== v42 ==
// conv_kernel
module conv_kernel(
	clk,
	rst_n,
	clear,
	i_pixel,
	i_weight,
	o_pixel
);
parameter	WIDTH	=	32;
input					clk;
input					rst_n;
input					clear;
input	[WIDTH-1:0]		i_pixel;
input	[WIDTH-1:0]		i_weight;
output	[WIDTH-1:0]		o_pixel;
reg		[WIDTH-1:0]		o_pixel;
reg		[WIDTH-1:0]		mult_a;
reg		[WIDTH-1:0]		mult_b;
wire	[WIDTH-1:0]		product;
reg		[WIDTH-1:0]		add_a;
reg		[WIDTH-1:0]		add_b;
wire	[WIDTH-1:0]		sum;
always @(posedge clk, negedge rst_n)	begin
	if(!rst_n) begin
		mult_a		<=	32'b0;
		mult_b		<=	32'b0;
	end
	else begin
		mult_a		<=	i_pixel;
		mult_b		<=	i_weight;
	end
end
always @(posedge clk, negedge rst_n)	begin
	if(!rst_n) begin
		add_a		<=	32'b0;
		add_b		<=	32'b0;
	end
	else if (clear) begin
		add_a		<=	32'b0;
		add_b		<=	32'b0;
	end			
	else begin
		add_a		<=	product;
		add_b		<=	sum;
	end
end
always @(posedge clk, negedge rst_n)	begin
	if(!rst_n) begin
		o_pixel		<=	32'b0;
	end
	else if (clear) begin
		o_pixel		<=	32'b0;
	end
	else begin
		o_pixel		<=	sum;
	end
end
floating_adder U_floating_adder (
  .s_axis_a_tvalid(),             
  .s_axis_a_tdata(add_a),               
  .s_axis_a_tlast(),               
  .s_axis_b_tvalid(),             
  .s_axis_b_tdata(add_b),               
  .m_axis_result_tvalid(),   
  .m_axis_result_tdata(sum),     
  .m_axis_result_tlast()     
);
floating_mult U_floating_mult (
  .s_axis_a_tvalid(),             
  .s_axis_a_tdata(mult_a),               
  .s_axis_b_tvalid(),             
  .s_axis_b_tdata(mult_b),               
  .m_axis_result_tvalid(),   
  .m_axis_result_tdata(product)     
);
endmodule
Settings: LEC_CHECK=0, CAP_MARGIN=30, CELL_PAD_IN_SITES_DETAIL_PLACEMENT=0, CELL_PAD_IN_SITES_GLOBAL_PLACEMENT=0, CORE_ASPECT_RATIO=1.37, CORE_MARGIN=5, CORE_UTILIZATION=27, CTS_CLUSTER_DIAMETER=198, CTS_CLUSTER_SIZE=90, GPL_ROUTABILITY_DRIVEN=0, GPL_TIMING_DRIVEN=1, MAX_ROUTING_LAYER=met4, PLACE_DENSITY_LB_ADDON=0.22, SLEW_MARGIN=35, TNS_END_PERCENT=40; clock period 9.21 ns.
run.sh (not shown) runs the stock make flow with config.mk's settings and CLKGATE_MAP_FILE=.
The flow completed for v42, but it is not clean: the layout still shows setup timing.
Edits applied to the flow inputs when going from v42 to v39:
==> flow/config.mk <==
export PLATFORM = sky130hd
export DESIGN_NAME = conv_kernel
export DESIGN_NICKNAME = conv_kernel
export VERILOG_FILES = /design/flow/design.v
export SDC_FILE = /design/flow/constraint.sdc
export NUM_CORES = 4
export LEC_CHECK = 0
export CAP_MARGIN = 20
export CELL_PAD_IN_SITES_DETAIL_PLACEMENT = 0
export CORE_MARGIN = 3
export CORE_UTILIZATION = 69
export CTS_CLUSTER_DIAMETER = 272
export GPL_ROUTABILITY_DRIVEN = 0
export MAX_ROUTING_LAYER = met4
export SLEW_MARGIN = 40
==> flow/constraint.sdc <==
create_clock -name core_clock -period 10.5 [get_ports {clk}]
set_input_delay 2.1000 -clock core_clock [delete_from_list [all_inputs] [get_ports {clk}]]
set_output_delay 2.1000 -clock core_clock [all_outputs]
set_load 0.01 [all_outputs]
Notes after the runs:
- From the logs: v39 reached the end of the flow and failed the layout checks with capacitance limit, slew limit, setup timing.
- Comparing count of clock buffers in the final design for v39 and v42, the bigger number came from v39.
- Via count: v39 vs v42 up 2149
- Taking v42 as the reference, in v39 global-route met1 utilization increased by 35 points relative to the old numbers, non-clock buffer count decreased by 36% relative to the old numbers, portion of the layout cell area used by non-clock buffers decreased by 5.8 points relative to the old numbers.
The inputs of v21 differ from those of v39 as listed below.
--- a/flow/config.mk
+++ b/flow/config.mk
@@ -10,5 +10,4 @@
-export CORE_MARGIN = 3
-export CORE_UTILIZATION = 69
-export CTS_CLUSTER_DIAMETER = 272
-export GPL_ROUTABILITY_DRIVEN = 0
-export MAX_ROUTING_LAYER = met4
+export CORE_MARGIN = 2
+export CORE_UTILIZATION = 57
+export CTS_CLUSTER_DIAMETER = 382
+export GPL_ROUTABILITY_DRIVEN = 1
==> flow/constraint.sdc <==
create_clock -name core_clock -period 9.21 [get_ports {clk}]
set_input_delay 1.8420 -clock core_clock [delete_from_list [all_inputs] [get_ports {clk}]]
set_output_delay 1.8420 -clock core_clock [all_outputs]
set_load 0.01 [all_outputs]
## What came out
v21 vs. v39: cell total after placement higher, synthesized cell count roughly the same, HPWL reported at the end of detailed placement higher, area enclosed by the die boundary higher, maximum buffer depth of the clock tree roughly the same. Re number of buffers inserted during clock tree synthesis: no difference whatsoever between v21 and v39. Measured against v21, the number of gates resized after cts of v39 comes out at 0.39 times the reference value. Area after synthesis came out exactly the same in v39 and v21. As the logs show, v21 stopped at 5_1_grt after a tool error, so it never reached the end of the flow. v39 finished all stages; layout check result: FAIL, due to capacitance limit, slew limit, setup timing. Area inside the core boundary, v39 and v21: smaller value in v39. Diff v39 -> v21: synthesized area divided by synthesized cell count now sits at about the same level; post-CTS setup repair buffer count now sits higher.
Modified inputs, v19 compared to v21
--- a/flow/config.mk
+++ b/flow/config.mk
@@ -11,2 +11,2 @@
-export CORE_UTILIZATION = 57
-export CTS_CLUSTER_DIAMETER = 382
+export CORE_UTILIZATION = 65
+export CTS_CLUSTER_DIAMETER = 96
@@ -13,0 +14,2 @@
+export MAX_ROUTING_LAYER = met4
+export SETUP_SLACK_MARGIN = 2.99
==> flow/constraint.sdc <==
create_clock -name core_clock -period 10.6 [get_ports {clk}]
set_input_delay 2.1200 -clock core_clock [delete_from_list [all_inputs] [get_ports {clk}]]
set_output_delay 2.1200 -clock core_clock [all_outputs]
set_load 0.01 [all_outputs]
--- outcome ---
v19 | ERROR | 5_1_grt. Lower die width among v19 and v21: v19. Relative to v21, the die area of v19 is lower by about 12%. Number of top-level design ports of v19 is on par with v21. Taking v21 as 1.0, v19 lands at 0.924 on placed standard-cell area.
### v19 -> v46
--- a/flow/config.mk
+++ b/flow/config.mk
@@ -9 +8,0 @@
-export CELL_PAD_IN_SITES_DETAIL_PLACEMENT = 0
@@ -11,6 +10,2 @@
-export CORE_UTILIZATION = 65
-export CTS_CLUSTER_DIAMETER = 96
-export GPL_ROUTABILITY_DRIVEN = 1
-export MAX_ROUTING_LAYER = met4
-export SETUP_SLACK_MARGIN = 2.99
-export SLEW_MARGIN = 40
+export CORE_UTILIZATION = 40
+export SLEW_MARGIN = 20
==> flow/constraint.sdc <==
create_clock -name core_clock -period 12.0 [get_ports {clk}]
set_input_delay 2.4000 -clock core_clock [delete_from_list [all_inputs] [get_ports {clk}]]
set_output_delay 2.4000 -clock core_clock [all_outputs]
set_load 0.01 [all_outputs]
[summary]
Every stage of the flow completed for v46, and the final layout passed the timing, DRC and antenna checks. Placeable core region, v19 and v46: lower on v19. Going from v19 to v46, row count has increased; vertical die dimension has increased; cell area after placement has decreased; detailed placement HPWL has decreased. Distinct cell type count of the synthesized netlist: v19 vs v46 identical. Reported for v19 and v46, tally of buffers added on design ports turned out identical to the last digit.
Modified inputs, v22 compared to v46
--- a/flow/config.mk
+++ b/flow/config.mk
@@ -10 +10,2 @@
-export CORE_UTILIZATION = 40
+export CORE_UTILIZATION = 72
+export PLACE_DENSITY = 0.66
==> flow/constraint.sdc <==
create_clock -name core_clock -period 9.7 [get_ports {clk}]
set_input_delay 1.9400 -clock core_clock [delete_from_list [all_inputs] [get_ports {clk}]]
set_output_delay 1.9400 -clock core_clock [all_outputs]
set_load 0.01 [all_outputs]
==> comparison <==
v22 against v46: post-CTS resize count picked up an extra 343; chip area from the yosys synthesis statistics neither gained nor lost much; distinct cell type count after synthesis neither gained nor lost much; total instance count after detailed placement picked up an extra 2.0%; placed standard-cell area picked up an extra 11%. v22 did not make it past 5_1_grt, where a tool error ended it.
